==> trial 69: inputs <==
==> flow/design.v (excerpt) <==
module mul_op #(parameter INPUTS = 2,
		parameter OUTPUTS = 1,
		parameter DATA_IN_SIZE = 32,
		parameter DATA_OUT_SIZE = 32)
		(
		input clk,
		input rst,
		input [INPUTS * (DATA_IN_SIZE)- 1 : 0]data_in_bus,
		input [INPUTS - 1 : 0]valid_in_bus,
		output [INPUTS - 1 : 0] ready_in_bus,
		output [OUTPUTS * (DATA_OUT_SIZE) - 1 : 0]data_out_bus,
		output [OUTPUTS - 1 : 0]valid_out_bus,
		input 	[OUTPUTS - 1 : 0] ready_out_bus
);
Settings: LEC_CHECK=0, CAP_MARGIN=20, CELL_PAD_IN_SITES_GLOBAL_PLACEMENT=1, CORE_ASPECT_RATIO=0.5, CORE_MARGIN=7, CORE_UTILIZATION=61, CTS_CLUSTER_DIAMETER=240, CTS_CLUSTER_SIZE=99, MIN_ROUTING_LAYER=met1, PLACE_DENSITY=0.42, SETUP_SLACK_MARGIN=-1.27, SLEW_MARGIN=20, TNS_END_PERCENT=30; clock period 12.9 ns.
run.sh (not shown) runs the stock make flow with config.mk's settings and CLKGATE_MAP_FILE=.
==> inputs of build 79, as changes to trial 69 <==
- CELL_PAD_IN_SITES_GLOBAL_PLACEMENT: 1 -> default
- CORE_ASPECT_RATIO: 0.5 -> default
- CORE_MARGIN: 7 -> 2
- CORE_UTILIZATION: 61 -> 10
- CTS_CLUSTER_DIAMETER: 240 -> default
- CTS_CLUSTER_SIZE: 99 -> default
- MIN_ROUTING_LAYER: met1 -> default
- PLACE_DENSITY: 0.42 -> default
- SETUP_SLACK_MARGIN: -1.27 -> default
- TNS_END_PERCENT: 30 -> default
==> flow/constraint.sdc (replaced) <==
create_clock -name core_clock -period 8.92 [get_ports {clk}]
set_input_delay 1.7840 -clock core_clock [delete_from_list [all_inputs] [get_ports {clk}]]
set_output_delay 1.7840 -clock core_clock [all_outputs]
set_load 0.01 [all_outputs]
==> flow_summary.html <==
<h3>Run summary</h3>
<table>
<tr><th>Metric</th><th>Value</th></tr>
<tr><th colspan="2">Final timing</th></tr>
<tr><td>Headroom to the max-slew limit</td><td>0.275</td></tr>
<tr><td>FMAX</td><td>0.131 GHz</td></tr>
<tr><th colspan="2">Layout</th></tr>
<tr><td>Non-clock buffer area fraction after layout</td><td>0.0489</td></tr>
<tr><td>Cell area after layout</td><td>22800 sq um</td></tr>
<tr><th colspan="2">GRT</th></tr>
<tr><td>Via count of the first global-routing pass</td><td>14700</td></tr>
<tr><td>Global-route wire length before repair</td><td>79700 microns</td></tr>
<tr><td>Antenna violations before repair</td><td>1</td></tr>
<tr><th colspan="2">Route</th></tr>
<tr><td>Routed wirelength normalized by instance count</td><td>20.5 microns</td></tr>
<tr><th colspan="2">Critical path</th></tr>
<tr><td>Slowest Stage Delay on Critical Path</td><td>0.95 ns</td></tr>
<tr><th colspan="2">Worst hold path</th></tr>
<tr><td>Worst-case hold path end point</td><td>multiply_unit.q2[15]</td></tr>
<tr><th colspan="2">Outcome</th></tr>
<tr><td>Result of the run</td><td>no timing/DRC/antenna violations</td></tr>
<tr><th colspan="2">Floorplanning</th></tr>
<tr><td>Starting utilization of the core area</td><td>0.625</td></tr>
</table>
Source of the figures above: trial 69

==> flow_summary.html <==
<h3>Run summary</h3>
<table>
<tr><th>Metric</th><th>Value</th></tr>
<tr><th colspan="2">Outcome</th></tr>
<tr><td>Result of the run</td><td>no timing/DRC/antenna violations</td></tr>
<tr><th colspan="2">Floorplanning</th></tr>
<tr><td>Starting utilization of the core area</td><td>0.101</td></tr>
<tr><th colspan="2">Final timing</th></tr>
<tr><td>FMAX</td><td>0.136 GHz</td></tr>
<tr><th colspan="2">Route</th></tr>
<tr><td>Routed wirelength normalized by instance count</td><td>12.3 microns</td></tr>
<tr><th colspan="2">Layout</th></tr>
<tr><td>Cell area after layout</td><td>25700 sq um</td></tr>
<tr><th colspan="2">GRT</th></tr>
<tr><td>Antenna violations before repair</td><td>9</td></tr>
<tr><th colspan="2">Worst hold path</th></tr>
<tr><td>Worst-case hold path end point</td><td>multiply_unit.q1[7]</td></tr>
</table>
Source of the figures above: build 79


==> inputs of try-amber <==
mul_op again, from the RTL that the note above started with.
export LEC_CHECK = 0
export CAP_MARGIN = 35
export CORE_MARGIN = 2
export CORE_UTILIZATION = 40
export CTS_CLUSTER_DIAMETER = 307
export CTS_CLUSTER_SIZE = 46
export PLACE_DENSITY_LB_ADDON = 0.25
export SLEW_MARGIN = 20
create_clock -name core_clock -period 8.0 [get_ports {clk}]
==> try-umber: changes against try-amber <==
CAP_MARGIN = 0   (was 35)
CELL_PAD_IN_SITES_GLOBAL_PLACEMENT = 3   (was not set)
TNS_END_PERCENT = 25   (was not set)
==> try-zinc: changes against try-amber <==
CAP_MARGIN = 20   (was 35)
CORE_MARGIN = 4   (was 2)
CTS_CLUSTER_DIAMETER = not set   (was 307)
CTS_CLUSTER_SIZE = not set   (was 46)
HOLD_SLACK_MARGIN = -0.08   (was not set)
PLACE_DENSITY_LB_ADDON = not set   (was 0.25)
==> try-quartz: changes against try-amber <==
CAP_MARGIN = 25   (was 35)
CORE_MARGIN = 6   (was 2)
CORE_UTILIZATION = 66   (was 40)
CTS_CLUSTER_DIAMETER = not set   (was 307)
CTS_CLUSTER_SIZE = not set   (was 46)
HOLD_SLACK_MARGIN = 0.25   (was not set)
MIN_ROUTING_LAYER = met1   (was not set)
PLACE_DENSITY_LB_ADDON = not set   (was 0.25)
TNS_END_PERCENT = 50   (was not set)
==> comparison table <==
| metric | try-amber | try-umber | try-quartz | try-zinc |
|---|---|---|---|---|
| Non-clk bufs | 131 | 130 | 120 | 122 |
| Run status | finished clean | finished clean | finished clean | finished clean |
| Tap cells | 680 | 680 | 396 | 680 |
| Terminating pin of the worst hold path | multiply_unit.q2[11] | multiply_unit.q1[15] | multiply_unit.q2[15] | multiply_unit.q2[13] |
| GRT Overall Usage | 19.2% | 20.8% | 27.6% | 18.2% |
| Relative slew margins | 41.5% | 36.0% | 29.5% | 28.2% |
| Register fraction of the total cell area | 21.0% | 21.1% | 21.5% | 21.2% |
| Number of cells in the finished layout apart from fillers | 2646 | 2645 | 2351 | 2637 |
| GR met3 Demand/Resource | 2.44% | 2.76% | 5.16% | 3.57% |
| Clock network share of area | 2.55% | 2.52% | 2.52% | 2.52% |
| Area of the die | 53800 µm² | 53800 µm² | 35900 µm² | 55700 µm² |
| Vias per std cell | 4.78 | 4.81 | 5.61 | 4.81 |
| Insertion delay of the later-clocked pin in the worst-skew pair | 0.50 ns | 0.49 ns | 0.46 ns | 0.49 ns |
| Max Fanout on Critical Path | 30 | 26 | 23 | 24 |
| Beginning of the critical path | multiply_unit.b_reg[2] | multiply_unit.b_reg[6] | multiply_unit.b_reg[9] | multiply_unit.b_reg[8] |
| Capture point of the worst reg-to-reg path | multiply_unit.q0[30] | multiply_unit.q0[29] | multiply_unit.q0[29] | multiply_unit.q0[30] |
| Register-to-register setup slack | 0.66 ns | 0.62 ns | 0.52 ns | 0.62 ns |
| FF-to-FF path depth | 22 | 20 | 23 | 23 |
| Area Overhead vs Synth | 12.0% | 11.6% | 9.33% | 11.3% |
| Total of clock buffers placed in the layout | 18 | 19 | 18 | 19 |
